`flow/run.sh`:
```
#!/bin/bash
# the make line also repeats each setting of config.mk as NAME=value (left out here)
make -C /OpenROAD-flow-scripts/flow DESIGN_CONFIG=/design/flow/config.mk WORK_HOME=/design/flow/orfs CLKGATE_MAP_FILE= finish
```
`flow/config.mk`:
```
export PLATFORM = sky130hd
export DESIGN_NAME = i2c_top
export DESIGN_NICKNAME = i2c_top
export VERILOG_FILES = /design/flow/design.v
export SDC_FILE = /design/flow/constraint.sdc
export NUM_CORES = 4
export LEC_CHECK = 0
export ABC_AREA = 1
export CAP_MARGIN = 40
export CORE_MARGIN = 2
export CORE_UTILIZATION = 72
export CTS_CLUSTER_DIAMETER = 222
export CTS_CLUSTER_SIZE = 15
export SLEW_MARGIN = 20
```
`flow/constraint.sdc`:
```
create_clock -name core_clock -period 6.72 [get_ports {clk}]
set_input_delay 1.3440 -clock core_clock [delete_from_list [all_inputs] [get_ports {clk}]]
set_output_delay 1.3440 -clock core_clock [all_outputs]
set_load 0.01 [all_outputs]
```
`flow/design.v`:
```
module i2c_master(dout,sda,scl,sda_drv,scl_drv,done,ack_err,busy,clk,rst,din,newd,addr,op);
input clk,rst,op,newd;
input [7:0] din;
input [6:0] addr;
output [7:0] dout;
input sda;
input scl;
output sda_drv;
output scl_drv;
output reg done, ack_err, busy;
parameter sys_freq = 40000000; 
parameter i2c_freq = 100000; 
parameter clk_count4 = sys_freq / i2c_freq;
parameter clk_count1 = clk_count4/4;
reg sda_t, scl_t, scl_en;
reg r_scl;
reg [1:0] pulse;
integer count1;
always @(posedge clk) begin
	if(rst) begin
		pulse <= 0;
		count1 <= 0;
	end
	else if(busy == 0) begin
		pulse <= 0;
		count1 <= 0;
	end
	else if(count1 == clk_count1-1) begin
		pulse <= 1;
		count1 <= count1+1;
	end
	else if(count1 == clk_count1*2-1) begin
		pulse <= 2;
		count1 <= count1+1;
	end
	else if(count1 == clk_count1*3-1) begin
		pulse <= 3;
		count1 <= count1+1;
	end
	else if(count1 == clk_count1*4-1) begin
		pulse <= 0;
		count1 <= 0;
	end
	else begin
		count1 <= count1 + 1;
	end
end
typedef enum logic [3:0]
		  {IDLE = 4'd0, 
		  START = 4'd1, 
		  WRITE_ADD = 4'd2, 
		  ACK_1 = 4'd3, 
		  WRITE_DATA = 4'd4, 
		  ACK_2 = 4'd5, 
		  STOP = 4'd6, 
		  MASTER_NACK = 4'd7,
		  READ_DATA = 4'd8} state_type;
state_type state;
reg [7:0] tx_data, rx_data;
reg [7:0] add;
reg sda_en, r_ack;
reg [3:0] bit_count;
always@(posedge clk) begin
	if(rst) begin
		state <= IDLE;
		bit_count <= 0;
		sda_t <= 0;
		scl_t <= 0;
		scl_en <= 1;
		tx_data <= 0;
		add <= 0;
		ack_err <= 0;
		busy <= 0;
		done <= 0;
		sda_en <= 0;
		r_ack <= 0;
		rx_data <= 0;
		r_scl <= 0;
	end
	else
		case(state) 
			IDLE: begin
				done <= 0;
				if(newd) begin
					state <= START;
					tx_data <= din;
					add <= {addr,op};
					busy <= 1;
					ack_err <= 0;
				end
				else begin
					state <= IDLE;
					tx_data <= 0;
					add <= 0;
					busy <= 0;
					ack_err <= 0;
				end
			end
			START: begin
				sda_en <= 1'b1;
				case(pulse)
					0: begin sda_t <= 1'b1; scl_t <= 1; end
					1: begin sda_t <= 1'b1; scl_t <= 1; end
					2: begin sda_t <= 1'b0; scl_t <= 1; end
					3: begin sda_t <= 1'b0; scl_t <= 1; end
				endcase
				if(count1 == clk_count1*4-1) begin
					sda_en <= 1;
					state <= WRITE_ADD;
					scl_t <= 0;
				end
				else begin
					state <= START;
				end
			end 
			WRITE_ADD: begin
				if(bit_count<=7) begin
					case(pulse) 
					0: begin scl_t <= 0; sda_t <= 1'b0; end
					1: begin scl_t <= 0; sda_t <= add[7-bit_count]; end
					2: begin scl_t <= 1;  end
					3: begin scl_t <= 1;  end
					endcase
					if(count1 == clk_count1*4-1) begin
						bit_count <= bit_count + 1;
						scl_t <= 0;
						state <= WRITE_ADD;
					end
					else begin
						state <= WRITE_ADD;
					end
				end
				else begin
					bit_count <= 0;
					state <= ACK_1;
					scl_t <= 0;
					sda_en <= 0;
				end
			end
			ACK_1: begin
				sda_en <= 0;
				case(pulse) 
					0: begin 
						scl_en <= 0;  
						if(count1 == 20)
							r_scl <= scl;
						else 	
							r_scl <= r_scl;
					end
					1: begin 
						scl_en <= 1;
						sda_t<= 1'b0; r_ack <= sda;
						scl_t <= (r_scl == 1'b1) ? 1'b0: 1'b0;
					end
					2: begin 
						scl_en <= 1;
						scl_t <= (r_scl == 1'b1) ? 1'b1: 1'b0;
					end
					3: begin 
						scl_en <= 1;
						scl_t <= (r_scl == 1'b1) ? 1'b1: 1'b0;
					end
				endcase
				if(count1 == clk_count1*4-1) begin
					if(r_scl == 1'b0) 
						state <= ACK_1;
					else if(r_ack == 0 && add[0] == 0) begin
						state <= WRITE_DATA;
						sda_en <= 1;
						scl_t <= 0;
						bit_count <= 0;
					end
					else if(r_ack == 0 && add[0] == 1) begin
						state <= READ_DATA;
						sda_en <= 0;
						scl_t <= 0;
						bit_count <= 0;
					end
					else begin
						state <= STOP;
						sda_en <= 1;
						ack_err <= 1;
					end
				end
				else begin
					state <= ACK_1;
				end
			end
			WRITE_DATA: begin
				sda_en <= 1'b1;
				if(bit_count <= 7) begin
					case(pulse) 
						0: begin scl_t <= 0; sda_t <= 1'b0; end
						1: begin scl_t <= 0; sda_t <= tx_data[7-bit_count]; end
						2: begin scl_t <= 1;  end
						3: begin scl_t <= 1;  end
					endcase
					if(count1 == clk_count1*4-1) begin
						bit_count <= bit_count + 1;
						state <= WRITE_DATA;
						scl_t <= 0;
					end
					else 
						state <= WRITE_DATA;
				end
				else begin
					state <= ACK_2;
					bit_count <= 0;
					sda_en <= 0;
				end
			end
			READ_DATA: begin
				sda_en <= 0;
				if(bit_count <= 7) begin
					case(pulse) 
						0: begin scl_t <= 0; sda_t <= 1'b0; end
						1: begin scl_t <= 0; sda_t <= 1'b0;end
						2: begin scl_t <= 1; rx_data <= (count1 == 200)?{rx_data[6:0],sda}: rx_data; end
						3: begin scl_t <= 1;  end
					endcase
					if(count1 == clk_count1*4-1) begin
						bit_count <= bit_count + 1;
						state <= READ_DATA;
						scl_t <= 0;
					end
					else 
						state <= READ_DATA;
				end
				else begin
					state <= MASTER_NACK;
					bit_count <= 0;
					sda_en <= 1;
				end
			end
			ACK_2: begin
				sda_en <= 0;
				case(pulse) 
					0: begin scl_t <= 0; sda_t <= 1'b0; end
					1: begin scl_t <= 0; sda_t <= 1'b0;end
					2: begin scl_t <= 1; sda_t<= 1'b0; r_ack <= 0; end
					3: begin scl_t <= 1;  end
				endcase
				if(count1 == clk_count1*4-1) begin
					scl_t <= 1;
					sda_t <= 0;
					if(r_ack == 0) begin
						state <= STOP;
						sda_en <= 1;
					end
					else begin
						state <= STOP;
						sda_en <= 1;
						ack_err <= 1;
					end
				end
				else begin
					state <= ACK_2;
				end
			end
			MASTER_NACK: begin
				sda_en <= 1;
				case(pulse) 
					0: begin scl_t <= 0; sda_t <= 1'b1; end
					1: begin scl_t <= 0; sda_t <= 1'b1; end
					2: begin scl_t <= 1; sda_t <= 1'b1; end
					3: begin scl_t <= 1; sda_t <= 1'b1; end
				endcase
				if(count1== clk_count1*4-1) begin
					scl_t <= 1;
					sda_t <= 0;
					state <= STOP;
				end
				else 
					state <= MASTER_NACK;
			end
			STOP: begin
				case(pulse) 
					0: begin scl_t <= 1; sda_t <= 1'b0; end
					1: begin scl_t <= 1; sda_t <= 1'b0; end
					2: begin scl_t <= 1; sda_t <= 1'b1; end
					3: begin scl_t <= 1; sda_t <= 1'b1; end
				endcase
				if(count1== clk_count1*4-1) begin
					state <= IDLE;
					done <= 1;
					busy <= 0;
					sda_en <= 1;
					scl_t <= 0;
				end
				else 
					state <= STOP;
			end
		endcase
end
assign sda_drv = (sda_en)?(sda_t==1'b0)?1'b0:1'b1:1'b1;
assign scl_drv = (scl_en==1'b1) ? scl_t : 1'b1;
assign dout = rx_data;
endmodule
module i2c_Slave(scl,sda,sda_drv,scl_drv,ack_err,clk,rst,stretch,done);
input scl,clk,rst,stretch;
input sda;
output sda_drv, scl_drv;
output reg done,ack_err;
reg sda_en,sda_t,scl_t,scl_en;
parameter sys_freq = 40000000;
parameter i2c_freq = 100000;  
parameter clk_count4 = sys_freq/i2c_freq;
parameter clk_count1 = clk_count4/4;
integer count1,i;
reg [1:0] pulse;
reg [7:0] mem[128];
reg busy;
reg [7:0] din,dout;
reg r_mem,w_mem;
reg [6:0] addr;
reg [7:0] r_addr;
always@(posedge clk) begin
	if(rst) begin
		for(i = 0;i<128;i=i+1) 
			mem[i] <= i;
		dout <= 8'b0;
	end
	else if(r_mem == 1'b1)
		dout <= mem[addr];
	else if(w_mem == 1'b1)
		mem[addr] <= din;
end
always@(posedge clk) begin
	if(rst) begin
		pulse <= 0;
		count1 <= 0;
	end
	else if(busy == 1'b0) begin
		pulse <= 2;
		count1 <= 202;
	end
	else if(count1 == clk_count1-1)begin
		pulse <= 1;
		count1 <= count1 + 1;
    end
	else if(count1 == clk_count1*2-1)begin
		pulse <= 2;
		count1 <= count1 + 1;
    end
	else if(count1 == clk_count1*3-1)begin
		pulse <= 3;
		count1 <= count1 + 1;
    end
	else if(count1 == clk_count1*4-1) begin
		pulse <= 0;
		count1 <= 0;
	end
	else begin
		count1 <= count1 + 1;
	end
end
typedef enum logic [3:0] {idle = 0, read_addr = 1, send_ack1 = 2, send_data = 3, master_ack = 4, read_data = 5, send_ack2 = 6, wait_p = 7, detect_stop = 8,wait_stretch = 9} state_type;
state_type state;
reg [3:0] bitcnt;
reg r_ack;
always@(posedge clk) begin
	if(rst) begin
		state <= idle;
		bitcnt <= 0;
		busy <= 0;
		din <= 8'd0;
		done <= 0;
		ack_err <= 0;
		sda_en <= 0;
		sda_t <= 0;
		r_mem <= 0;
		r_addr <= 0;
		addr <= 0;
		scl_t <= 0;
		scl_en <= 0;
		w_mem <= 0;
		r_ack <= 0;
	end
	else begin
		case(state) 
			idle: begin
				done <= 0;
				sda_en <= 1'b0;
				scl_en <= 0;
				if(sda == 1'b0 && scl == 1'b1) begin
					state <= wait_p;
					busy <= 1;
				end
				else 
					state <= idle;
			end
			wait_p: begin
				if(pulse == 2'b11 && count1 == 399) begin
					state <= read_addr;
				end
				else 
					state <= wait_p;
			end
			read_addr: begin
				sda_en <= 0;
				if(bitcnt <= 7) begin
					case(pulse)
						0: begin end
						1: begin end
						2: begin r_addr <= (count1==200)?{r_addr[6:0],sda}:r_addr; end
						3: begin end
					endcase
					if(count1 == clk_count1*4-1) begin
						bitcnt <= bitcnt + 1;
						state <= read_addr;
					end
					else 
						state <= read_addr;
			     end
					else begin
						if(stretch == 1'b1) begin
							state <= wait_stretch;
							bitcnt <= 0;
							scl_en <= 1;
							addr <= r_addr[7:1];
						end
						else begin
							state <= send_ack1;
							bitcnt <= 0;
							sda_en <= 1;
							scl_en <= 0;
							addr <= r_addr[7:1];
						end
					end
			end
			wait_stretch: begin
				case(pulse) 
					0: begin 
						scl_en <= 1;
						scl_t <= 0;
					end
					1: begin 
					   scl_en <= 1;
					   scl_t <= 0;
					 end
					2: begin scl_en <= 0;end
					3: begin end
				endcase
				if(count1 == clk_count1*4-1) begin
						if(stretch == 1'b1)
							state <= wait_stretch;
						else begin
							state <= send_ack1;
							scl_en <= 1'b0;
							sda_en <= 1'b1;
						end
					end
					else 
					   state <= wait_stretch;
			end
			send_ack1: begin
				sda_en <= 1;
				case(pulse)
					0: begin sda_t <= 0; scl_en <= 1; scl_t <= 1; end
					1: begin scl_en <= 0; end
					2: begin end
					3: begin end
				endcase
				if(count1 == clk_count1*4-1) begin
					if(r_addr[0] == 1'b0) begin
						state <= read_data;
						r_mem <= 1'b0;
					end
					else begin
						state <= send_data;
						r_mem <= 1'b1;
					end
				end
				else 
					state <= send_ack1;
			end
			send_data: begin
				sda_en <= 1;
				if(bitcnt <= 7) begin
					r_mem <= 0;
					case(pulse)
					0: begin end
					1: begin sda_t <= (count1==100)?dout[7-bitcnt] : sda_t; end
					2: begin end
					3: begin end
					endcase
					if(count1 == clk_count1*4-1) begin
						bitcnt<= bitcnt + 1;
						state <= send_data;
					end
					else begin
						state <= send_data;
					end
				end
				else begin
					state <= master_ack;
					bitcnt <= 0;
					sda_en <= 0;
				end
			end
			read_data: begin
				sda_en <= 0;
				if(bitcnt<= 7) begin
					case(pulse)
					0: begin end
					1: begin end
					2: begin din <=(count1==200)?{din[6:0],sda}:din; end
					3: begin end
					endcase
					if(count1 == clk_count1*4-1) begin
						state<= read_data;
						bitcnt <= bitcnt + 1;
					end
					else	
						state <= read_data;
				end
				else begin
					state <= send_ack2;
					bitcnt <= 0;
					sda_en <= 1;
					w_mem <= 1;
				end
			end
			send_ack2: begin
			sda_en <= 1;
				case(pulse)
					0: begin sda_t <= 0; end
					1: begin w_mem <= 0; end
					2: begin end
					3: begin end
				endcase
				if(count1 == clk_count1*4-1) begin
					state <= detect_stop;
					sda_en <= 0;
				end
				else 
					state <= send_ack2;
			end
			master_ack: begin
				case(pulse)
					0: begin end
					1: begin end
					2: begin r_ack <=(count1==200)?sda:r_ack; end
					3: begin end
				endcase
				if(count1 == clk_count1*4-1) begin
					if(r_ack == 1'b1) begin
						state <= detect_stop;
						sda_en <= 0;
						ack_err <= 1;
					end
					else begin
						state <= detect_stop;
						sda_en <= 0;
						ack_err <= 0;
					end
				end
				else 
					state <= master_ack;
			end
			detect_stop: begin
				sda_en <= 0;
				if(count1 == 399 && pulse == 2'b11) begin
					state <= idle;
					done <= 1;
					busy <= 0;
				end
				else 
					state <= detect_stop;
			end
			default: state <= idle;
		endcase
	end
end
assign sda_drv = (sda_en==1'b1)?sda_t:1'b1;
assign scl_drv = (scl_en == 1'b1) ? scl_t: 1'b1;
endmodule
`timescale 1ns / 1ps
module i2c_top(
input clk, rst, newd, op, stretch,
input [6:0] addr,
input [7:0] din,
output [7:0] dout,
output busy,ack_err,
output done,
output sda, scl
);
wire ack_errm, ack_errs;
wire sda_m, scl_m, sda_s, scl_s;
i2c_master master (dout,sda,scl,sda_m,scl_m,done,ack_errm,busy,clk,rst,din,newd,addr,op);
i2c_Slave slave (.clk(clk),.rst(rst),.stretch(stretch),.sda(sda),.scl(scl),.sda_drv(sda_s),.scl_drv(scl_s),.ack_err(ack_errs),.done() );
assign sda = sda_m & sda_s;
assign scl = scl_m & scl_s;
assign ack_err = ack_errs | ack_errm;
endmodule
```
==> results of run 1 <==
## routing by layer
| layer | wire length, µm | vias to the layer above | track usage, % |
|---|---|---|---|
| met3 | 17800 | 452 | 6.56 |
| met2 | 68000 | 2743 | 57.4 |
| met5 | 0 | - | 0 |
| li1 | - | 21162 | - |
| met4 | 7080 | 0 | 17.1 |
| met1 | 57200 | 20647 | 50.5 |
## metrics by stage
step                power (W)  hold WS, ns  std cells  setup WS [ns]
floorplan             0.00891        0.420       6762           3.80
global placement      0.00907        0.431       7508           2.61
detailed placement    0.00909        0.439       7517           2.53
CTS                    0.0139        0.451       7648           2.81
global route           0.0142        0.474       7652           2.52
finish                 0.0139        0.454       7653           2.71
## layout make-up
cell class	instances	area share, %
Multi-Input combinational cell	4812	33.0
Clock buffer	123	3.90
Clock inverter	8	0.176
Timing Repair Buffer	76	1.52
Tap cell	1050	2.18
Antenna cell	1	0.00415
Inverter	387	2.52
Sequential cell	1196	56.7
==> impl_results.rst, run 1 <==
Physical design figures
=======================

.. list-table::
   :header-rows: 1

   * - Metric
     - Value
   * - Count of H-tree levels built during CTS
     - 3
   * - Internal portion of total power
     - 0.0110 W
   * - Total clock sinks
     - 1196
   * - Slew at the pin with the worst max-slew slack
     - 1.01 ns
   * - Total of fill cells in the finished design
     - 5639
   * - Slowest-stage cell, CP
     - nand3_2
   * - Simple share
     - 30.2%
   * - Ordered cell list for the critical path
     - buf_4 > nand3_2 > nor2_1 > inv_2 > nor2_1 > inv_1 > nand2_1
   * - CTS clk-pin slew, worst paths
     - 0.07 ns
   * - Overall overflow remaining after global route
     - 0
   * - Required time of the critical path
     - 7.04 ns
   * - Start point of the critical path
     - slave.addr[1]$_SDFFE_PP0P_
   * - Most frequent cell on the critical path
     - nor2_1
   * - TritonCTS clock tree
     - yes
   * - Flip-flop and latch power
     - 0.00846 W
   * - Status
     - complete, no violations
   * - Post-synth design cell area
     - 0.0572 mm²
   * - Synthesized area per cell
     - 8.46 µm²
   * - Total clock network power
     - 0.00496 W
   * - Clock Skews
     - 0.0260 ns
   * - NetSw
     - 0.00294 W
   * - R2R setup slack
     - 2.71 ns
   * - Yosys stat area
     - 0.0572 mm²
   * - Hold Path Cell Cnt
     - 2
   * - RSZ-0062 raised after global routing
     - no
   * - Worst path bufs/invs
     - 3
   * - Buffers from clock root to sink, at most
     - 3
   * - Register area share after synthesis
     - 59.7%
   * - Commonest register cell after synthesis
     - edfxtp_1
   * - Startpoint class of the critical path
     - flip-flop
   * - Number of logged tool warnings
     - 50
   * - First-pass GRT wire length
     - 229000 µm
   * - Critical path fanouts, max
     - 62
   * - Post-synth top area share
     - 53.7%
   * - Net Sw Frac
     - 21.2%
   * - Number of setup buffers added after CTS
     - 0
   * - End point of the worst hold path
     - master.pulse[3]$_DFF_P_
   * - Total half-perimeter wirelength after legalization and detailed placement
     - 92900 µm
   * - Top area cell types
     - edfxtp_1, nand2_1, dfxtp_1, nor2_1, a21oi_1
   * - Number of core rows
     - 103
   * - Clock tree root driver cell
     - clkbuf_16
   * - Crit path max-delay family
     - simple AND/OR/NAND/NOR gates
   * - Startpoint of the most critical register-to-register path
     - slave.addr[1]$_SDFFE_PP0P_
   * - DRT Wirelength
     - 150000 µm
   * - Critical path data arrival time
     - 4.33 ns
   * - 1st-iter DRT viols
     - 6051
   * - Maximum number of pins on one net before global-route repair
     - 213
   * - Capturing element of the worst setup path
     - slave.mem[126][0]$_SDFFCE_PN0P_
   * - Total number of yosys warnings
     - 2
   * - Number of antenna violations at the first check in global routing
     - 0
   * - Ports placed on the boundary
     - 33
   * - Y dimension of the die
     - 286 µm
   * - Final-report setup violation count
     - 0
   * - Cell accounting for the most synthesized area
     - edfxtp_1
   * - Synth Area in XOR/XNOR
     - 0.306%
   * - Number of enable flip-flop cells
     - 1024
   * - Post-synth cell types
     - 54
   * - X dimension of the die
     - 286 µm
   * - WL per Instance
     - 19.6 µm
   * - Maximum frequency from static timing analysis
     - 249 MHz
   * - Later-pin clock latency in the skew report
     - 0.68 ns
   * - Yosys stat cell total
     - 6762
   * - Worst hold path startpoint
     - master.pulse[3]$_DFF_P_
   * - Number of antenna-violating nets in the routed design
     - 0
   * - DRC violations left
     - 0
   * - Min Clock Period, post-route
     - 4.01 ns
   * - Delay of the slowest cell on the worst path
     - 0.74 ns
   * - Gate count of the mapped netlist
     - 6762
   * - Min-Delay Path Class
     - reg -> reg
   * - Number of hold buffers added after cts
     - 0
   * - Worst Reg-to-Reg Cells
     - 7
   * - Synthesized registers
     - 1196
   * - Post-layout period usage of the worst path
     - 59.7%
   * - First-pass detailed-route iteration total
     - 8
   * - Leakage
     - 23.0 nW
   * - Final tally of max-slew violations
     - 0
   * - Power per standard cell area
     - 230 mW/mm²
   * - Placeable Area
     - 0.0789 mm²
   * - Peak supply drop
     - 0.293 mV
   * - Vias per std cell
     - 5.88
   * - Number of nets produced by synthesis
     - 6789
   * - Routed vias
     - 45004
   * - Synth Area in Adders
     - 0.153%
   * - Area used by sequential logic in the layout
     - 0.0342 mm²
   * - Top cells by count
     - nand2_1, edfxtp_1, nor2_1
   * - Most frequently used cell type in the post-synthesis netlist
     - nand2_1
   * - Worst slew margin relative to its limit
     - 32.4%
   * - Layout overhead on the synthesized area
     - 5.37%
   * - Critical register-to-register path endpoint
     - slave.mem[126][0]$_SDFFCE_PN0P_
   * - CTS-repair resized insts
     - 0
   * - Layout Nets
     - 6589
   * - Reg power frac
     - 60.8%
   * - Fraction of registers with async set/reset
     - 0%
   * - Global placement routability congestion
     - 0.956
   * - Area of the multi-input gates
     - 0.0199 mm²
   * - Placed instance area
     - 0.0577 mm²
   * - Critical Path End Type
     - flip-flop
   * - Aoi share
     - 4.09%
   * - Quantity of I/O buffers inserted on ports
     - 32
   * - Combinational power
     - 0.000484 W
   * - Aggregate global-route resource usage
     - 36.6%
   * - Top power group
     - registers
   * - Worst Path Class, Setup
     - reg -> reg
   * - Final-layout setup total negative slack
     - 0 ns
   * - Portion of netlist area occupied by mux cells
     - 0%
   * - Prevailing logic family in the synthesized netlist
     - simple AND/OR/NAND/NOR gates
   * - Combinational share of power
     - 3.5%
   * - Chip area
     - 0.0818 mm²
   * - Number of buffers inserted during clock tree synthesis
     - 89
   * - Max-cap violations
     - 0
   * - Share of total power in the clock network
     - 35.7%
   * - Initial core utilization
     - 72.6%
   * - Endpoints failing hold
     - 0
   * - Via count of the first global-routing pass
     - 41864
   * - Final instance area
     - 0.0603 mm²
   * - Levels on crit path
     - 7
   * - Final core occ
     - 76.5%
==> run 2, diff against run 1 <==
Settings changed: CAP_MARGIN 40 to 20, CELL_PAD_IN_SITES_GLOBAL_PLACEMENT set to 1, CORE_ASPECT_RATIO set to 0.71, CORE_MARGIN 2 to 7, CORE_UTILIZATION 72 to 70, CTS_CLUSTER_DIAMETER 222 to unset, CTS_CLUSTER_SIZE 15 to unset, GPL_ROUTABILITY_DRIVEN set to 1, GPL_TIMING_DRIVEN set to 0, MAX_ROUTING_LAYER set to met5, MIN_ROUTING_LAYER set to met2, PLACE_DENSITY_LB_ADDON set to 0.05.
Clock period 6.72 ns to 8.45 ns, I/O delays scaled along.
==> run 2 against run 1 <==
Against the previous run: the flow now stops in global placement without I/O (3_1_place_gp_skip_io); synthesized area unchanged; synthesized cell count unchanged; die area up 10%.
==> impl_results.rst, run 2 <==
Physical design figures
=======================

.. list-table::
   :header-rows: 1

   * - Metric
     - Value
   * - Status
     - aborted with a tool error (was complete, no violations)
   * - Halt Stage
     - global placement without I/O (3_1_place_gp_skip_io)
   * - Err
     - [ERROR FLW-0024] Place density exceeds 1.0 (current PLACE_DENSITY_LB_ADDON =  0.05). Please check if the value of  PLACE_DENSITY_LB_ADDON is between 0 and 0.99.
   * - Post-synth cell types
     - 54 (unchanged)
   * - Portion of netlist area occupied by mux cells
     - 0% (unchanged)
   * - Total number of yosys warnings
     - 2 (unchanged)
   * - Simple share
     - 30.2% (unchanged)
   * - Gate count of the mapped netlist
     - 6762 (unchanged)
   * - Yosys stat cell total
     - 6762 (unchanged)
   * - Placeable Area
     - 0.0810 mm² (was 0.0789 mm²)
   * - Y dimension of the die
     - 255 µm (was 286 µm)
   * - Synth Area in Adders
     - 0.153% (unchanged)
   * - Register area share after synthesis
     - 59.7% (unchanged)
   * - Fraction of registers with async set/reset
     - 0% (unchanged)
   * - Chip area
     - 0.0901 mm² (was 0.0818 mm²)
   * - X dimension of the die
     - 353 µm (was 286 µm)
   * - Initial core utilization
     - 70.6% (was 72.6%)
   * - Synthesized registers
     - 1196 (unchanged)
   * - Post-synth design cell area
     - 0.0572 mm² (unchanged)
   * - Number of core rows
     - 88 (was 103)
   * - Synthesized area per cell
     - 8.46 µm² (unchanged)
   * - Synth Area in XOR/XNOR
     - 0.306% (unchanged)
   * - Number of nets produced by synthesis
     - 6789 (unchanged)
   * - Most frequently used cell type in the post-synthesis netlist
     - nand2_1 (unchanged)
   * - Aoi share
     - 4.09% (unchanged)
   * - Top area cell types
     - edfxtp_1, nand2_1, dfxtp_1, nor2_1, a21oi_1 (unchanged)
   * - Prevailing logic family in the synthesized netlist
     - simple AND/OR/NAND/NOR gates (unchanged)
   * - Number of enable flip-flop cells
     - 1024 (unchanged)
   * - Top cells by count
     - nand2_1, edfxtp_1, nor2_1 (unchanged)
   * - Cell accounting for the most synthesized area
     - edfxtp_1 (unchanged)
   * - Post-synth top area share
     - 53.7% (unchanged)
   * - Commonest register cell after synthesis
     - edfxtp_1 (unchanged)
   * - Yosys stat area
     - 0.0572 mm² (unchanged)
==> run 3, diff against run 2 <==
Settings changed: ABC_AREA 1 to 0, CELL_PAD_IN_SITES_GLOBAL_PLACEMENT 1 to unset, CORE_ASPECT_RATIO 0.71 to unset, CORE_MARGIN 7 to 2, CORE_UTILIZATION 70 to 72, CTS_CLUSTER_DIAMETER set to 222, GPL_ROUTABILITY_DRIVEN 1 to unset, GPL_TIMING_DRIVEN 0 to unset, MAX_ROUTING_LAYER met5 to unset, MIN_ROUTING_LAYER met2 to unset, PLACE_DENSITY_LB_ADDON 0.05 to unset, SETUP_SLACK_MARGIN set to -0.63.
Clock period 8.45 ns to 6.72 ns, I/O delays scaled along.
==> run 3 against run 2 <==
Against the previous run: the run now finishes clean; die area decreased by 11%; synthesized cell count is 33% lower; synthesized area down 2.3%.
==> impl_results.rst, run 3 <==
Physical design figures
=======================

.. list-table::
   :header-rows: 1

   * - Metric
     - Value
   * - Aoi share
     - 8.23% (was 4.09%)
   * - Post-synth top area share
     - 55.0% (was 53.7%)
   * - Simple share
     - 17.3% (was 30.2%)
   * - Commonest register cell after synthesis
     - edfxtp_1 (unchanged)
   * - Post-synth cell types
     - 87 (was 54)
   * - Number of antenna-violating nets in the routed design
     - 0
   * - Layout Nets
     - 4356
   * - Most frequent cell on the critical path
     - buf_4
   * - X dimension of the die
     - 283 µm (was 353 µm)
   * - Gate count of the mapped netlist
     - 4555 (was 6762)
   * - Placeable Area
     - 0.0772 mm² (was 0.0810 mm²)
   * - Global placement routability congestion
     - 0.968
   * - Placed instance area
     - 0.0567 mm²
   * - CTS clk-pin slew, worst paths
     - 0.06 ns
   * - TritonCTS clock tree
     - yes
   * - Final-layout setup total negative slack
     - 0 ns
   * - Required time of the critical path
     - 7.04 ns
   * - Clock Skews
     - 0.0261 ns
   * - Hold Worst Slack
     - 0.454 ns
   * - Most frequently used cell type in the post-synthesis netlist
     - edfxtp_1 (was nand2_1)
   * - Worst hold path startpoint
     - slave.r_addr[7]$_SDFFE_PP0P_
   * - Total clock network power
     - 0.00697 W
   * - Synthesized registers
     - 1196 (unchanged)
   * - Initial core utilization
     - 72.4% (was 70.6%)
   * - Delay of the slowest cell on the worst path
     - 0.86 ns
   * - NetSw
     - 0.00319 W
   * - Ports placed on the boundary
     - 33
   * - Combinational power
     - 0.000349 W
   * - Number of nets produced by synthesis
     - 4582 (was 6789)
   * - Post-layout power
     - 0.0156 W
   * - Critical path data arrival time
     - 4.63 ns
   * - Number of setup buffers added after CTS
     - 0
   * - Post-synth design cell area
     - 0.0559 mm² (was 0.0572 mm²)
   * - Internal portion of total power
     - 0.0124 W
   * - End point of the worst hold path
     - slave.addr[6]$_SDFFE_PP0P_
   * - Critical path fanouts, max
     - 53
   * - Number of core rows
     - 102 (was 88)
   * - Top cells by count
     - edfxtp_1, or3_1, clkbuf_1 (was nand2_1, edfxtp_1, nor2_1)
   * - Top area cell types
     - edfxtp_1, dfxtp_1, or3_1, mux4_2, mux2i_1 (was edfxtp_1, nand2_1, dfxtp_1, nor2_1, a21oi_1)
   * - 1st-iter DRT viols
     - 7033
   * - Net Sw Frac
     - 20.5%
   * - Final instance area
     - 0.0608 mm²
   * - Start point of the critical path
     - slave.r_mem$_SDFFE_PP0P_
   * - Critical Path End Type
     - flip-flop
   * - Number of buffers inserted during clock tree synthesis
     - 118
   * - Quantity of I/O buffers inserted on ports
     - 32
   * - Aggregate global-route resource usage
     - 42.9%
   * - WL per Instance
     - 31.3 µm
   * - Register area share after synthesis
     - 61.2% (was 59.7%)
   * - Overall overflow remaining after global route
     - 0
   * - Worst Reg-to-Reg Cells
     - 6
   * - Hold Path Cell Cnt
     - 2
   * - Startpoint class of the critical path
     - flip-flop
   * - Critical register-to-register path endpoint
     - slave.mem[110][6]$_SDFFCE_PN1P_
   * - Total of fill cells in the finished design
     - 4667
   * - Portion of netlist area occupied by mux cells
     - 8.34% (was 0%)
   * - Power per standard cell area
     - 256 mW/mm²
   * - Ordered cell list for the critical path
     - buf_4 > inv_1 > and3_2 > nand3_4 > buf_4 > o21ai_0
   * - Max-cap violations
     - 0
   * - Share of total power in the clock network
     - 44.8%
   * - Maximum frequency from static timing analysis
     - 232 MHz
   * - Count of H-tree levels built during CTS
     - 3
   * - Yosys stat area
     - 0.0559 mm² (was 0.0572 mm²)
   * - Synth Area in XOR/XNOR
     - 0.830% (was 0.306%)
   * - Worst path bufs/invs
     - 3
   * - Final tally of max-slew violations
     - 0
   * - Clock tree root driver cell
     - clkbuf_16
   * - Post-layout period usage of the worst path
     - 64.2%
   * - DRT Wirelength
     - 171000 µm
   * - Maximum number of pins on one net before global-route repair
     - 140
   * - Cell accounting for the most synthesized area
     - edfxtp_1 (unchanged)
   * - Endpoints failing hold
     - 0
   * - Levels on crit path
     - 6
   * - Number of enable flip-flop cells
     - 1024 (unchanged)
   * - Synth Area in Adders
     - 0.157% (was 0.153%)
   * - Number of hold buffers added after cts
     - 0
   * - First-pass GRT wire length
     - 248000 µm
   * - R2R setup slack
     - 2.41 ns
   * - Leakage
     - 18.9 nW
   * - Prevailing logic family in the synthesized netlist
     - simple AND/OR/NAND/NOR gates (unchanged)
   * - First-pass detailed-route iteration total
     - 8
   * - Final-report setup violation count
     - 0
   * - Slew at the pin with the worst max-slew slack
     - 1.23 ns
   * - Crit path max-delay family
     - simple AND/OR/NAND/NOR gates
   * - Min Clock Period, post-route
     - 4.31 ns
   * - Routed vias
     - 40622
   * - RSZ-0062 raised after global routing
     - no
   * - Number of logged tool warnings
     - 35
   * - Yosys stat cell total
     - 4555 (was 6762)
   * - Total clock sinks
     - 1196
   * - Chip area
     - 0.0799 mm² (was 0.0901 mm²)
   * - Vias per std cell
     - 7.42
   * - Fraction of registers with async set/reset
     - 0% (unchanged)
   * - Status
     - complete, no violations (was aborted with a tool error)
   * - Slowest-stage cell, CP
     - o21ai_0
   * - Layout overhead on the synthesized area
     - 8.82%
   * - Capturing element of the worst setup path
     - slave.mem[110][6]$_SDFFCE_PN1P_
   * - Worst Path Class, Setup
     - reg -> reg
   * - Combinational share of power
     - 2.2%
   * - DRC violations left
     - 0
   * - Peak supply drop
     - 0.281 mV
   * - CTS-repair resized insts
     - 0
   * - Min-Delay Path Class
     - reg -> reg
   * - Top power group
     - registers
   * - Reg power frac
     - 52.9%
   * - Via count of the first global-routing pass
     - 37957
   * - Worst slew margin relative to its limit
     - 18.0%
   * - Buffers from clock root to sink, at most
     - 3
   * - Total half-perimeter wirelength after legalization and detailed placement
     - 102000 µm
   * - Final core occ
     - 78.8%
   * - Later-pin clock latency in the skew report
     - 0.70 ns
   * - Flip-flop and latch power
     - 0.00823 W
   * - Synthesized area per cell
     - 12.3 µm² (was 8.46 µm²)
   * - Number of antenna violations at the first check in global routing
     - 13
   * - Startpoint of the most critical register-to-register path
     - slave.r_mem$_SDFFE_PP0P_
   * - Y dimension of the die
     - 283 µm (was 255 µm)
   * - Total number of yosys warnings
     - 2 (unchanged)
## run 3: metrics by stage
stage	std cells	worst slack, ns
after floorplan	4555	3.21
after global placement	5241	1.54
after detailed placement	5242	1.97
after CTS	5463	2.63
after global routing	5471	2.40
final	5474	2.41
## run 3: layer usage
layer	global-route usage [%]	vias up	share of wire (%)
met5	0.916	-	0.13
met4	24.4	22	6.7
met3	13.6	768	15
met2	62.9	3485	44
met1	57.1	19503	34
li1	-	16844	-
## run 3: area by class of cell
type | instances | area (µm²) | share of cell area [%]
multi-input cells | 2814 | 19700 | 32.4
inverters | 38 | 148 | 0.243
clock buffers | 146 | 3230 | 5.32
repair buffers | 161 | 1350 | 2.21
flip-flops and latches | 1196 | 34200 | 56.3
well taps | 1040 | 1300 | 2.14
diodes | 4 | 10.0 | 0.0165
clock inverters | 75 | 856 | 1.41
==> run 4, diff against run 3 <==
Settings changed: ABC_AREA 0 to 1, CELL_PAD_IN_SITES_DETAIL_PLACEMENT set to 2, CORE_UTILIZATION 72 to 46, CTS_CLUSTER_DIAMETER 222 to unset, GPL_TIMING_DRIVEN set to 0, HOLD_SLACK_MARGIN set to 0.29, MIN_ROUTING_LAYER set to met1, SETUP_SLACK_MARGIN -0.63 to unset, TNS_END_PERCENT set to 55.
Clock period 6.72 ns to 6.87 ns, I/O delays scaled along.
==> run 4 against run 3 <==
Against the previous run: the flow now stops in clock tree synthesis (4_1_cts); die area grew 59%; synthesized area grew 2.4%; synthesized cell count grew 48%.
==> impl_results.rst, run 4 <==
Physical design figures
=======================

.. list-table::
   :header-rows: 1

   * - Metric
     - Value
   * - Number of core rows
     - 129 (was 102)
   * - Yosys stat area
     - 0.0572 mm² (was 0.0559 mm²)
   * - Commonest register cell after synthesis
     - edfxtp_1 (unchanged)
   * - Fraction of registers with async set/reset
     - 0% (unchanged)
   * - Placed instance area
     - 0.0598 mm² (was 0.0567 mm²)
   * - Prevailing logic family in the synthesized netlist
     - simple AND/OR/NAND/NOR gates (unchanged)
   * - Yosys stat cell total
     - 6762 (was 4555)
   * - Synth Area in Adders
     - 0.153% (was 0.157%)
   * - Synth Area in XOR/XNOR
     - 0.306% (was 0.830%)
   * - Y dimension of the die
     - 357 µm (was 283 µm)
   * - X dimension of the die
     - 357 µm (was 283 µm)
   * - Cell accounting for the most synthesized area
     - edfxtp_1 (unchanged)
   * - Gate count of the mapped netlist
     - 6762 (was 4555)
   * - Err
     - [ERROR DPL-0033] detailed placement checks failed during check placement.
   * - Most frequently used cell type in the post-synthesis netlist
     - nand2_1 (was edfxtp_1)
   * - Count of placed standard cells including taps
     - 8436 (was 5242)
   * - Chip area
     - 0.127 mm² (was 0.0799 mm²)
   * - Aoi share
     - 4.09% (was 8.23%)
   * - Quantity of I/O buffers inserted on ports
     - 32 (unchanged)
   * - Initial core utilization
     - 46.3% (was 72.4%)
   * - Halt Stage
     - clock tree synthesis (4_1_cts)
   * - Synthesized area per cell
     - 8.46 µm² (was 12.3 µm²)
   * - Placeable Area
     - 0.124 mm² (was 0.0772 mm²)
   * - Post-synth cell types
     - 54 (was 87)
   * - Post-synth top area share
     - 53.7% (was 55.0%)
   * - Number of enable flip-flop cells
     - 1024 (unchanged)
   * - Global placement routability congestion
     - 1.06 (was 0.968)
   * - Synthesized registers
     - 1196 (unchanged)
   * - Portion of netlist area occupied by mux cells
     - 0% (was 8.34%)
   * - Total half-perimeter wirelength after legalization and detailed placement
     - 237000 µm (was 102000 µm)
   * - Total number of yosys warnings
     - 2 (unchanged)
   * - Register area share after synthesis
     - 59.7% (was 61.2%)
   * - Post-synth design cell area
     - 0.0572 mm² (was 0.0559 mm²)
   * - Simple share
     - 30.2% (was 17.3%)
   * - Top area cell types
     - edfxtp_1, nand2_1, dfxtp_1, nor2_1, a21oi_1 (was edfxtp_1, dfxtp_1, or3_1, mux4_2, mux2i_1)
   * - Ports placed on the boundary
     - 33 (unchanged)
   * - Status
     - aborted with a tool error (was complete, no violations)
   * - Number of nets produced by synthesis
     - 6789 (was 4582)
   * - Top cells by count
     - nand2_1, edfxtp_1, nor2_1 (was edfxtp_1, or3_1, clkbuf_1)
[run 4: through the flow]
| step | setup slack [ns] | total power, W | util [%] |
|---|---|---|---|
| after global placement | 1.11 | 0.00895 | 48.2 |
| after floorplan | 3.92 | 0.00872 | - |
| after detailed placement | 1.59 | 0.00909 | 48.3 |
==> run 5, diff against run 4 <==
Settings changed: ABC_AREA 1 to unset, CAP_MARGIN 20 to 35, CELL_PAD_IN_SITES_DETAIL_PLACEMENT 2 to unset, CORE_UTILIZATION 46 to 66, GPL_TIMING_DRIVEN 0 to unset, HOLD_SLACK_MARGIN 0.29 to unset, MIN_ROUTING_LAYER met1 to unset, TNS_END_PERCENT 55 to unset.
Clock period 6.87 ns to 3.15 ns, I/O delays scaled along.
==> run 5 against run 4 <==
Against the previous run: synthesized area decreased by 2.3%; synthesized cell count is 33% lower; die area decreased by 32%; the layout now fails its checks (setup timing).
==> impl_results.rst, run 5 <==
Physical design figures
=======================

.. list-table::
   :header-rows: 1

   * - Metric
     - Value
   * - Start point of the critical path
     - slave.addr[0]$_SDFFE_PP0P_
   * - Vias per std cell
     - 7.07
   * - Fraction of registers with async set/reset
     - 0% (unchanged)
   * - Combinational share of power
     - 2.9%
   * - Combinational power
     - 0.000960 W
   * - Global placement routability congestion
     - 0.976 (was 1.06)
   * - Required time of the critical path
     - 3.76 ns
   * - Number of logged tool warnings
     - 35
   * - Met3 demand-to-capacity share in global routing
     - 10.2%
   * - Post-layout period usage of the worst path
     - 104%
   * - Number of buffers inserted during clock tree synthesis
     - 120
   * - Final tally of max-slew violations
     - 0
   * - Initial core utilization
     - 66.7% (was 46.3%)
   * - Total number of yosys warnings
     - 2 (unchanged)
   * - Max-cap violations
     - 0
   * - First-pass GRT wire length
     - 264000 µm
   * - Routed vias
     - 41824
   * - Endpoints failing hold
     - 0
   * - Final core occ
     - 76.2%
   * - Register area share after synthesis
     - 61.2% (was 59.7%)
   * - Most frequently used cell type in the post-synthesis netlist
     - edfxtp_1 (was nand2_1)
   * - Synthesized area per cell
     - 12.3 µm² (was 8.46 µm²)
   * - DRC violations left
     - 0
   * - Top area cell types
     - edfxtp_1, dfxtp_1, or3_1, mux4_2, mux2i_1 (was edfxtp_1, nand2_1, dfxtp_1, nor2_1, a21oi_1)
   * - Ordered cell list for the critical path
     - buf_12 > buf_4 > nand2_1 > o21ai_0 > a311o_1 > o211ai_1 > and4_1 > a311oi_1
   * - Delay of the slowest cell on the worst path
     - 0.68 ns
   * - WL per Instance
     - 30.5 µm
   * - Yosys stat cell total
     - 4555 (was 6762)
   * - TritonCTS clock tree
     - yes
   * - Count of H-tree levels built during CTS
     - 3
   * - Worst Path Class, Setup
     - reg -> reg
   * - First-pass detailed-route iteration total
     - 9
   * - Layout overhead on the synthesized area
     - 14.2%
   * - Synth Area in XOR/XNOR
     - 0.830% (was 0.306%)
   * - Min-Delay Path Class
     - in -> reg
   * - Share of total power in the clock network
     - 43.2%
   * - Internal portion of total power
     - 0.0257 W
   * - Slowest-stage cell, CP
     - dfxtp_4
   * - Portion of netlist area occupied by mux cells
     - 8.34% (was 0%)
   * - Crit path setup slack, layout
     - -0.133 ns
   * - Status
     - complete, but fails checks (was aborted with a tool error)
   * - Layout Nets
     - 4707
   * - Flip-flop and latch power
     - 0.0175 W
   * - Y dimension of the die
     - 295 µm (was 357 µm)
   * - Later-pin clock latency in the skew report
     - 0.72 ns
   * - Prevailing logic family in the synthesized netlist
     - simple AND/OR/NAND/NOR gates (unchanged)
   * - GR met1 Demand/Resource
     - 57.8%
   * - Synth Area in Adders
     - 0.157% (was 0.153%)
   * - Via count of the first global-routing pass
     - 39916
   * - Critical path data arrival time
     - 3.90 ns
   * - Min Clock Period, post-route
     - 3.28 ns
   * - R2R setup slack
     - -0.13 ns
   * - Critical Path End Type
     - flip-flop
   * - Total clock network power
     - 0.0141 W
   * - Maximum number of pins on one net before global-route repair
     - 116
   * - Placeable Area
     - 0.0838 mm² (was 0.124 mm²)
   * - Slew at the pin with the worst max-slew slack
     - 0.970 ns
   * - Number of enable flip-flop cells
     - 1024 (unchanged)
   * - Net Sw Frac
     - 21.0%
   * - Final-report setup violation count
     - 2
   * - Commonest register cell after synthesis
     - edfxtp_1 (unchanged)
   * - Leakage
     - 20.7 nW
   * - NetSw
     - 0.00684 W
   * - Critical register-to-register path endpoint
     - slave.dout[1]$_SDFFE_PP0P_
   * - Post-layout power
     - 0.0326 W
   * - Yosys stat area
     - 0.0559 mm² (was 0.0572 mm²)
   * - Post-synth design cell area
     - 0.0559 mm² (was 0.0572 mm²)
   * - Synthesized registers
     - 1196 (unchanged)
   * - Total of fill cells in the finished design
     - 5398
   * - Quantity of I/O buffers inserted on ports
     - 32 (unchanged)
   * - Levels on crit path
     - 8
   * - Capturing element of the worst setup path
     - slave.dout[1]$_SDFFE_PP0P_
   * - Aggregate global-route resource usage
     - 41.6%
   * - Chip area
     - 0.0871 mm² (was 0.127 mm²)
   * - Reg power frac
     - 53.9%
   * - Maximum frequency from static timing analysis
     - 305 MHz
   * - CTS clk-pin slew, worst paths
     - 0.06 ns
   * - Crit path max-delay family
     - AND-OR/OR-AND gates
   * - 1st-iter DRT viols
     - 7056
   * - Buffers from clock root to sink, at most
     - 3
   * - X dimension of the die
     - 295 µm (was 357 µm)
   * - End point of the worst hold path
     - slave.pulse[0]$_DFF_P_
   * - Final instance area
     - 0.0639 mm²
   * - Placed instance area
     - 0.0600 mm² (was 0.0598 mm²)
   * - Met2 Track Usage GR
     - 61.8%
   * - Total clock sinks
     - 1196
   * - Startpoint of the most critical register-to-register path
     - slave.addr[0]$_SDFFE_PP0P_
   * - Clock tree root driver cell
     - clkbuf_16
   * - Startpoint class of the critical path
     - flip-flop
   * - Number of nets produced by synthesis
     - 4582 (was 6789)
   * - Post-Place Worst Slack
     - -0.199 ns (was 1.59 ns)
   * - Number of antenna-violating nets in the routed design
     - 0
   * - Most Crowded Layer GR
     - met2
   * - Clock Skews
     - 0.0175 ns
   * - Worst hold path startpoint
     - rst
   * - Gate count of the mapped netlist
     - 4555 (was 6762)
   * - Post-synth cell types
     - 87 (was 54)
   * - Overall overflow remaining after global route
     - 0
   * - RSZ-0062 raised after global routing
     - no
   * - Worst slew margin relative to its limit
     - 34.8%
   * - Top power group
     - registers
   * - Worst path bufs/invs
     - 2
   * - Cell accounting for the most synthesized area
     - edfxtp_1 (unchanged)
   * - Critical path fanouts, max
     - 15
   * - Peak supply drop
     - 0.536 mV
   * - Number of core rows
     - 106 (was 129)
   * - Hold Path Cell Cnt
     - 4
   * - DRT Wirelength
     - 180000 µm
   * - Top cells by count
     - edfxtp_1, or3_1, clkbuf_1 (was nand2_1, edfxtp_1, nor2_1)
   * - Aoi share
     - 8.23% (was 4.09%)
   * - Number of antenna violations at the first check in global routing
     - 12
   * - Total half-perimeter wirelength after legalization and detailed placement
     - 116000 µm (was 237000 µm)
   * - Simple share
     - 17.3% (was 30.2%)
   * - Hold Worst Slack
     - 0.441 ns
   * - Post-synth top area share
     - 55.0% (was 53.7%)
   * - Ports placed on the boundary
     - 33 (unchanged)
   * - Layout violations
     - setup timing
   * - Power per standard cell area
     - 510 mW/mm²
   * - Number of hold buffers added after cts
     - 0
   * - Worst Reg-to-Reg Cells
     - 8
[run 5: repair_timing]
| action | in CTS | in global routing |
|---|---|---|
| buffers inserted | 0 | 1 |
| setup endpoints to repair | 1 | 2 |
| gates resized | 2 | 1 |
[run 5: layer usage]
| metal | vias to the layer above | wire (µm) |
|---|---|---|
| li1 | 17535 | - |
| met1 | 20347 | 65200 |
| met2 | 3296 | 79600 |
| met3 | 634 | 25300 |
| met4 | 12 | 10200 |
| met5 | - | 78 |
[run 5: through the flow]
stage,std cells,TNS (ns)
detailed placement,5690,-0.199
floorplan,4555,0
CTS,5909,0
finish,5913,-0.164
global placement,5686,-0.445
global route,5911,0
[run 5: layout make-up]
class	count	area (µm²)	share of cell area (%)
Timing Repair Buffer	510	4520	7.08
Antenna cell	2	5.00	0.00784
Clock inverter	64	603	0.945
Tap cell	1134	1420	2.22
Clock buffer	155	3220	5.04
Inverter	38	151	0.237
Multi-Input combinational cell	2814	19700	30.9
Sequential cell	1196	34200	53.6
==> run 6, diff against run 5 <==
Settings changed: CAP_MARGIN 35 to 20, CORE_UTILIZATION 66 to 72, CTS_CLUSTER_DIAMETER set to 357, CTS_CLUSTER_SIZE set to 14, PLACE_DENSITY_LB_ADDON set to 0.08, SETUP_SLACK_MARGIN set to 0.24.
Clock period 3.15 ns to 2.89 ns, I/O delays scaled along.
==> run 6 against run 5 <==
Against the previous run: clock power down about 10%; setup slack better by 0.096 ns; total power is 0.59% lower; still fails the layout checks on setup timing; highest routed layer unchanged; routed wire length barely moved.
==> impl_results.rst, run 6 <==
Physical design figures
=======================

.. list-table::
   :header-rows: 1

   * - Metric
     - Value
   * - Post-synth top area share
     - 55.0% (unchanged)
   * - Leakage
     - 20.4 nW (was 20.7 nW)
   * - Final instance area
     - 0.0632 mm² (was 0.0639 mm²)
   * - Number of nets produced by synthesis
     - 4582 (unchanged)
   * - Final-layout setup total negative slack
     - -0.0363 ns (was -0.164 ns)
   * - Worst slew margin relative to its limit
     - 40.7% (was 34.8%)
   * - Worst Reg-to-Reg Cells
     - 8 (unchanged)
   * - Portion of netlist area occupied by mux cells
     - 8.34% (unchanged)
   * - Levels on crit path
     - 8 (unchanged)
   * - Number of core rows
     - 102 (was 106)
   * - Maximum number of pins on one net before global-route repair
     - 88 (was 116)
   * - Min Clock Period, post-route
     - 2.93 ns (was 3.28 ns)
   * - Number of antenna-violating nets in the routed design
     - 0 (unchanged)
   * - NetSw
     - 0.00690 W (was 0.00684 W)
   * - WL per Instance
     - 31.4 µm (was 30.5 µm)
   * - DRC violations left
     - 0 (unchanged)
   * - Number of buffers inserted during clock tree synthesis
     - 95 (was 120)
   * - Critical Path End Type
     - flip-flop (unchanged)
   * - Peak supply drop
     - 0.580 mV (was 0.536 mV)
   * - Chip area
     - 0.0799 mm² (was 0.0871 mm²)
   * - Delay of the slowest cell on the worst path
     - 0.55 ns (was 0.68 ns)
   * - Ports placed on the boundary
     - 33 (unchanged)
   * - Total of fill cells in the finished design
     - 4305 (was 5398)
   * - Buffers from clock root to sink, at most
     - 3 (unchanged)
   * - Via count of the first global-routing pass
     - 40525 (was 39916)
   * - X dimension of the die
     - 283 µm (was 295 µm)
   * - Top power group
     - registers (unchanged)
   * - DRT Wirelength
     - 180000 µm (about the same)
   * - Total half-perimeter wirelength after legalization and detailed placement
     - 113000 µm (was 116000 µm)
   * - Final non-filler cell total
     - 5754 (was 5913)
   * - Endpoints failing hold
     - 0 (unchanged)
   * - R2R setup slack
     - -0.04 ns (was -0.13 ns)
   * - Share of total power in the clock network
     - 37.6% (was 43.2%)
   * - Post-synth cell types
     - 87 (unchanged)
   * - Prevailing logic family in the synthesized netlist
     - simple AND/OR/NAND/NOR gates (unchanged)
   * - Y dimension of the die
     - 283 µm (was 295 µm)
   * - First-pass detailed-route iteration total
     - 10 (was 9)
   * - Simple share
     - 17.3% (unchanged)
   * - Critical register-to-register path endpoint
     - slave.dout[7]$_SDFFE_PP0P_ (was slave.dout[1]$_SDFFE_PP0P_)
   * - Worst hold path startpoint
     - rst (unchanged)
   * - Maximum frequency from static timing analysis
     - 342 MHz (was 305 MHz)
   * - Crit path max-delay family
     - AND-OR/OR-AND gates (unchanged)
   * - Startpoint of the most critical register-to-register path
     - slave.addr[1]$_SDFFE_PP0P_ (was slave.addr[0]$_SDFFE_PP0P_)
   * - Required time of the critical path
     - 3.41 ns (was 3.76 ns)
   * - Total clock sinks
     - 1196 (unchanged)
   * - Later-pin clock latency in the skew report
     - 0.68 ns (was 0.72 ns)
   * - Quantity of I/O buffers inserted on ports
     - 32 (unchanged)
   * - Fraction of registers with async set/reset
     - 0% (unchanged)
   * - Clock Skews
     - 0.0271 ns (was 0.0175 ns)
   * - RSZ-0062 raised after global routing
     - yes (was no)
   * - Flip-flop and latch power
     - 0.0191 W (was 0.0175 W)
   * - 1st-iter DRT viols
     - 8170 (was 7056)
   * - Aggregate global-route resource usage
     - 45.3% (was 41.6%)
   * - Synth Area in XOR/XNOR
     - 0.830% (unchanged)
   * - Clock tree root driver cell
     - clkbuf_16 (unchanged)
   * - Aoi share
     - 8.23% (unchanged)
   * - Startpoint class of the critical path
     - flip-flop (unchanged)
   * - Cell accounting for the most synthesized area
     - edfxtp_1 (unchanged)
   * - Max-cap violations
     - 0 (unchanged)
   * - Capturing element of the worst setup path
     - slave.dout[7]$_SDFFE_PP0P_ (was slave.dout[1]$_SDFFE_PP0P_)
   * - CTS clk-pin slew, worst paths
     - 0.07 ns (was 0.06 ns)
   * - Top area cell types
     - edfxtp_1, dfxtp_1, or3_1, mux4_2, mux2i_1 (unchanged)
   * - Combinational share of power
     - 3.3% (was 2.9%)
   * - Total clock network power
     - 0.0122 W (was 0.0141 W)
   * - Vias per std cell
     - 7.47 (was 7.07)
   * - Slowest-stage cell, CP
     - a222oi_1 (was dfxtp_4)
   * - Area of the multi-input gates
     - 0.0199 mm² (was 0.0197 mm²)
   * - Most frequent cell on the critical path
     - buf_4
   * - Net Sw Frac
     - 21.3% (was 21.0%)
   * - Ordered cell list for the critical path
     - buf_12 > nor2b_2 > buf_4 > a222oi_1 > o211ai_1 > a2111oi_2 > buf_4 > a41oi_1 (was buf_12 > buf_4 > nand2_1 > o21ai_0 > a311o_1 > o211ai_1 > and4_1 > a311oi_1)
   * - Status
     - complete, but fails checks (unchanged)
   * - Power per standard cell area
     - 512 mW/mm² (was 510 mW/mm²)
   * - Routed vias
     - 42966 (was 41824)
   * - End point of the worst hold path
     - master.scl_en$_SDFFE_PP1P_ (was slave.pulse[0]$_DFF_P_)
   * - Placed instance area
     - 0.0600 mm² (about the same)
   * - Gate count of the mapped netlist
     - 4555 (unchanged)
   * - Total number of yosys warnings
     - 2 (unchanged)
   * - Most frequently used cell type in the post-synthesis netlist
     - edfxtp_1 (unchanged)
   * - Worst Path Class, Setup
     - reg -> reg (unchanged)
   * - Count of placed standard cells including taps
     - 5584 (was 5690)
   * - Layout overhead on the synthesized area
     - 13.1% (was 14.2%)
   * - Synthesized registers
     - 1196 (unchanged)
   * - Commonest register cell after synthesis
     - edfxtp_1 (unchanged)
   * - Post-layout period usage of the worst path
     - 101% (was 104%)
   * - Yosys stat area
     - 0.0559 mm² (unchanged)
   * - Critical path fanouts, max
     - 21 (was 15)
   * - Overall overflow remaining after global route
     - 0 (unchanged)
   * - Yosys stat cell total
     - 4555 (unchanged)
   * - Internal portion of total power
     - 0.0255 W (was 0.0257 W)
   * - Number of enable flip-flop cells
     - 1024 (unchanged)
   * - Top cells by count
     - edfxtp_1, or3_1, clkbuf_1 (unchanged)
   * - First-pass GRT wire length
     - 263000 µm (was 264000 µm)
   * - Number of antenna violations at the first check in global routing
     - 12 (unchanged)
   * - Critical path data arrival time
     - 3.45 ns (was 3.90 ns)
   * - Number of hold buffers added after cts
     - 0 (unchanged)
   * - Number of logged tool warnings
     - 33 (was 35)
   * - Post-layout power
     - 0.0324 W (was 0.0326 W)
   * - Slew at the pin with the worst max-slew slack
     - 0.881 ns (was 0.970 ns)
   * - Count of H-tree levels built during CTS
     - 3 (unchanged)
   * - Post-synth design cell area
     - 0.0559 mm² (unchanged)
   * - Synthesized area per cell
     - 12.3 µm² (unchanged)
   * - Start point of the critical path
     - slave.addr[1]$_SDFFE_PP0P_ (was slave.addr[0]$_SDFFE_PP0P_)
   * - Worst path bufs/invs
     - 3 (was 2)
   * - Hold Path Cell Cnt
     - 4 (unchanged)
   * - Synth Area in Adders
     - 0.157% (unchanged)
   * - Combinational power
     - 0.00108 W (was 0.000960 W)
   * - Final tally of max-slew violations
     - 0 (unchanged)
   * - Initial core utilization
     - 72.4% (was 66.7%)
   * - Reg power frac
     - 59.0% (was 53.9%)
   * - Min-Delay Path Class
     - in -> reg (unchanged)
   * - Area used by sequential logic in the layout
     - 0.0342 mm² (unchanged)
   * - TritonCTS clock tree
     - yes (unchanged)
   * - Global placement routability congestion
     - 1.05 (was 0.976)
   * - Final-report setup violation count
     - 1 (was 2)
   * - Register area share after synthesis
     - 61.2% (unchanged)
   * - Layout Nets
     - 4691 (was 4707)
   * - Crit path setup slack, layout
     - -0.0363 ns (was -0.133 ns)
   * - Layout violations
     - setup timing (unchanged)
   * - Placeable Area
     - 0.0772 mm² (was 0.0838 mm²)
==> run 6: metal layers <==
layer	vias to the layer above	share of wire (%)	track usage [%]
li1	17443	-	-
met1	20434	33	58.9
met2	4170	44	66.9
met3	903	17	16.4
met4	16	6.8	24.2
met5	-	0.13	1.28
==> run 6: final cells by class <==
cell class	count	area share, %
clock inverter	7	0.144
tap	1040	2.06
sequential	1196	54.2
clock buffer	139	4.06
antenna	1	0.00396
inverter	38	0.234
timing repair buffer	519	7.89
multi-input combinational	2814	31.5
==> run 6: repair_timing <==
| item | in CTS | in global routing |
|---|---|---|
| setup buffers | 9 | 10 |
| pin swaps | 3 | 4 |
| cloned | 3 | 1 |
| setup endpoints to repair | 19 | 143 |
| gates resized | 17 | 39 |
==> run 6: per-stage QoR <==
step | hold WS (ns) | worst slack, ns | util [%]
final | 0.401 | -0.0363 | 81.9
after global routing | 0.455 | 0.0518 | 81.9
after CTS | 0.417 | 0.149 | 81.5
after detailed placement | 0.446 | -0.141 | 77.8
after global placement | 0.438 | -0.116 | 77.8
after floorplan | 0.427 | 0.148 | -
==> run 7, diff against run 6 <==
Settings changed: CELL_PAD_IN_SITES_DETAIL_PLACEMENT set to 2, CORE_UTILIZATION 72 to 46, CTS_CLUSTER_DIAMETER 357 to unset, CTS_CLUSTER_SIZE 14 to unset, HOLD_SLACK_MARGIN set to 0.29, PLACE_DENSITY_LB_ADDON 0.08 to unset, SETUP_SLACK_MARGIN 0.24 to unset.
Clock period 2.89 ns to 8.9 ns, I/O delays scaled along.
==> run 7 against run 6 <==
Against the previous run: the run now finishes clean; total power is 62% lower; fmax decreased by 48%; non-clock buffer count down 351; count of clock-buffer cells in the layout rose by 32; sequential share of layout area increased by 1.3 points; register-to-register slack improved by 3.3 ns; clock skew grew 0.013 ns; synthesized area did not move; critical endpoint is now slave.dout[4]$_SDFFE_PP0P_; final cell count up 5.6%.
==> impl_results.rst, run 7 <==
Physical design figures
=======================

.. list-table::
   :header-rows: 1

   * - Metric
     - Value
   * - Critical register-to-register path endpoint
     - slave.dout[4]$_SDFFE_PP0P_ (was slave.dout[7]$_SDFFE_PP0P_)
   * - Ordered cell list for the critical path
     - buf_4 > and2_1 > buf_4 > a22oi_1 > nand3_1 > o21ai_0 > nor4_1 > a311oi_1 (was buf_12 > nor2b_2 > buf_4 > a222oi_1 > o211ai_1 > a2111oi_2 > buf_4 > a41oi_1)
   * - Reg power frac
     - 50.9% (was 59.0%)
   * - Flip-flop and latch power
     - 0.00624 W (was 0.0191 W)
   * - Delay of the slowest cell on the worst path
     - 1.06 ns (was 0.55 ns)
   * - Met2 wire length
     - 118000 µm (was 78700 µm)
   * - Number of antenna-violating nets in the routed design
     - 0 (unchanged)
   * - Synth Area in Adders
     - 0.157% (unchanged)
   * - Portion of netlist area occupied by mux cells
     - 8.34% (unchanged)
   * - Top power group
     - registers (unchanged)
   * - Final tally of max-slew violations
     - 0 (unchanged)
   * - Min Clock Period, post-route
     - 5.64 ns (was 2.93 ns)
   * - Most frequently used cell type in the post-synthesis netlist
     - edfxtp_1 (unchanged)
   * - Most frequent cell on the critical path
     - buf_4 (unchanged)
   * - Count of H-tree levels built during CTS
     - 4 (was 3)
   * - Final-layout setup total negative slack
     - 0 ns (was -0.0363 ns)
   * - Post-layout power
     - 0.0123 W (was 0.0324 W)
   * - Commonest register cell after synthesis
     - edfxtp_1 (unchanged)
   * - Vias per std cell
     - 7.40 (was 7.47)
   * - Layout overhead on the synthesized area
     - 10.4% (was 13.1%)
   * - 1st-iter DRT viols
     - 7554 (was 8170)
   * - WL per Instance
     - 42.4 µm (was 31.4 µm)
   * - Post-synth design cell area
     - 0.0559 mm² (unchanged)
   * - Overall overflow remaining after global route
     - 0 (unchanged)
   * - DRC violations left
     - 0 (unchanged)
   * - Buffers from clock root to sink, at most
     - 3 (unchanged)
   * - Number of nets produced by synthesis
     - 4582 (unchanged)
   * - RSZ-0062 raised after global routing
     - no (was yes)
   * - Highest signal layer in the routed design
     - met5 (unchanged)
   * - Start point of the critical path
     - slave.addr[0]$_SDFFE_PP0P_ (was slave.addr[1]$_SDFFE_PP0P_)
   * - Number of setup buffers added after CTS
     - 0 (was 9)
   * - Total half-perimeter wirelength after legalization and detailed placement
     - 142000 µm (was 113000 µm)
   * - Number of logged tool warnings
     - 33 (unchanged)
   * - First-pass detailed-route iteration total
     - 7 (was 10)
   * - Synth Area in XOR/XNOR
     - 0.830% (unchanged)
   * - Status
     - complete, no violations (was complete, but fails checks)
   * - Global placement routability congestion
     - 0.920 (was 1.05)
   * - Clock tree root driver cell
     - clkbuf_16 (unchanged)
   * - Critical path fanouts, max
     - 31 (was 21)
   * - Top area cell types
     - edfxtp_1, dfxtp_1, or3_1, mux4_2, mux2i_1 (unchanged)
   * - Aggregate global-route resource usage
     - 40.7% (was 45.3%)
   * - Share of total power in the clock network
     - 46.6% (was 37.6%)
   * - Slew at the pin with the worst max-slew slack
     - 1.39 ns (was 0.881 ns)
   * - Power per standard cell area
     - 199 mW/mm² (was 512 mW/mm²)
   * - Clock Skews
     - 0.0396 ns (was 0.0271 ns)
   * - Later-pin clock latency in the skew report
     - 0.82 ns (was 0.68 ns)
   * - Min-Delay Path Class
     - reg -> reg (was in -> reg)
   * - Routed vias
     - 44960 (was 42966)
   * - Chip area
     - 0.124 mm² (was 0.0799 mm²)
   * - Number of buffers inserted during clock tree synthesis
     - 134 (was 95)
   * - End point of the worst hold path
     - slave.ack_err$_SDFFE_PP0P_ (was master.scl_en$_SDFFE_PP1P_)
   * - NetSw
     - 0.00296 W (was 0.00690 W)
   * - Crit path max-delay family
     - simple AND/OR/NAND/NOR gates (was AND-OR/OR-AND gates)
   * - CTS-repair resized insts
     - 0 (was 17)
   * - Combinational share of power
     - 2.6% (was 3.3%)
   * - Internal portion of total power
     - 0.00931 W (was 0.0255 W)
   * - Final-report setup violation count
     - 0 (was 1)
   * - Fraction of registers with async set/reset
     - 0% (unchanged)
   * - Combinational power
     - 0.000313 W
   * - Leakage
     - 19.0 nW (was 20.4 nW)
   * - Quantity of I/O buffers inserted on ports
     - 32 (unchanged)
   * - Top cells by count
     - edfxtp_1, or3_1, clkbuf_1 (unchanged)
   * - Critical Path End Type
     - flip-flop (unchanged)
   * - Simple share
     - 17.3% (unchanged)
   * - R2R setup slack
     - 3.26 ns (was -0.04 ns)
   * - Gate count of the mapped netlist
     - 4555 (unchanged)
   * - Number of hold buffers added after cts
     - 0 (unchanged)
   * - First-pass GRT wire length
     - 366000 µm (was 263000 µm)
   * - Worst path bufs/invs
     - 2 (was 3)
   * - Synthesized registers
     - 1196 (unchanged)
   * - Initial core utilization
     - 46.5% (was 72.4%)
   * - Layout Nets
     - 4379 (was 4691)
   * - Total number of yosys warnings
     - 2 (unchanged)
   * - Cell accounting for the most synthesized area
     - edfxtp_1 (unchanged)
   * - Peak supply drop
     - 0.220 mV (was 0.580 mV)
   * - Y dimension of the die
     - 353 µm (was 283 µm)
   * - Number of core rows
     - 127 (was 102)
   * - Yosys stat area
     - 0.0559 mm² (unchanged)
   * - Total clock network power
     - 0.00571 W (was 0.0122 W)
   * - Net Sw Frac
     - 24.1% (was 21.3%)
   * - Capturing element of the worst setup path
     - slave.dout[4]$_SDFFE_PP0P_ (was slave.dout[7]$_SDFFE_PP0P_)
   * - Required time of the critical path
     - 9.52 ns (was 3.41 ns)
   * - Final non-filler cell total
     - 6076 (was 5754)
   * - Startpoint class of the critical path
     - flip-flop (unchanged)
   * - Number of enable flip-flop cells
     - 1024 (unchanged)
   * - Routed metal-1 wire length
     - 88100 µm (was 59400 µm)
   * - Startpoint of the most critical register-to-register path
     - slave.addr[0]$_SDFFE_PP0P_ (was slave.addr[1]$_SDFFE_PP0P_)
   * - Count of placed standard cells including taps
     - 5806 (was 5584)
   * - Max-cap violations
     - 0 (unchanged)
   * - Maximum number of pins on one net before global-route repair
     - 110 (was 88)
   * - Maximum frequency from static timing analysis
     - 177 MHz (was 342 MHz)
   * - Yosys stat cell total
     - 4555 (unchanged)
   * - Prevailing logic family in the synthesized netlist
     - simple AND/OR/NAND/NOR gates (unchanged)
   * - Endpoints failing hold
     - 0 (unchanged)
   * - Total clock sinks
     - 1196 (unchanged)
   * - Placeable Area
     - 0.120 mm² (was 0.0772 mm²)
   * - Number of antenna violations at the first check in global routing
     - 23 (was 12)
   * - Hold Path Cell Cnt
     - 2 (was 4)
   * - X dimension of the die
     - 353 µm (was 283 µm)
   * - Post-layout period usage of the worst path
     - 63.3% (was 101%)
   * - Critical path data arrival time
     - 6.26 ns (was 3.45 ns)
   * - Synthesized area per cell
     - 12.3 µm² (unchanged)
   * - TritonCTS clock tree
     - yes (unchanged)
   * - Worst Path Class, Setup
     - reg -> reg (unchanged)
   * - Slowest-stage cell, CP
     - nor4_1 (was a222oi_1)
   * - Aoi share
     - 8.23% (unchanged)
   * - Via count of the first global-routing pass
     - 46364 (was 40525)
   * - Post-synth cell types
     - 87 (unchanged)
   * - CTS clk-pin slew, worst paths
     - 0.06 ns (was 0.07 ns)
   * - Ports placed on the boundary
     - 33 (unchanged)
   * - Worst Reg-to-Reg Cells
     - 8 (unchanged)
   * - Worst slew margin relative to its limit
     - 7.27% (was 40.7%)
   * - Met3 Routed Length
     - 31100 µm (was 29900 µm)
   * - Levels on crit path
     - 8 (unchanged)
   * - Post-synth top area share
     - 55.0% (unchanged)
   * - DRT Wirelength
     - 258000 µm (was 180000 µm)
   * - Worst hold path startpoint
     - slave.ack_err$_SDFFE_PP0P_ (was rst)
   * - Register area share after synthesis
     - 61.2% (unchanged)
## run 7: metrics by stage
step | hold slack, ns | util [%] | setup WS, ns | area, µm²
2_1_floorplan | 0.427 | - | 4.96 | 55900
3_3_place_gp | 0.438 | 47.6 | 3.41 | 57300
3_5_place_dp | 0.461 | 47.6 | 3.16 | 57300
4_1_cts | 0.479 | 51.1 | 3.69 | 61500
5_1_grt | 0.503 | 51.3 | 3.58 | 61700
6_report | 0.482 | 51.3 | 3.26 | 61700
## run 7: layer usage
| metal | vias up | track usage, % |
|---|---|---|
| li1 | 16889 | - |
| met1 | 22956 | 49.1 |
| met2 | 3908 | 63.3 |
| met3 | 1173 | 12.3 |
| met4 | 34 | 26.5 |
| met5 | - | 0 |
## run 7: layout make-up
| class | instances | area, µm² |
|---|---|---|
| sequential | 1196 | 34200 |
| timing repair buffer | 168 | 1350 |
| inverter | 38 | 148 |
| clock buffer | 171 | 3620 |
| tap | 1612 | 2020 |
| multi-input combinational | 2814 | 19800 |
| antenna | 8 | 20.0 |
| fill | 11178 | 58600 |
| clock inverter | 69 | 556 |
Power is estimated from default activity; no workload was simulated.
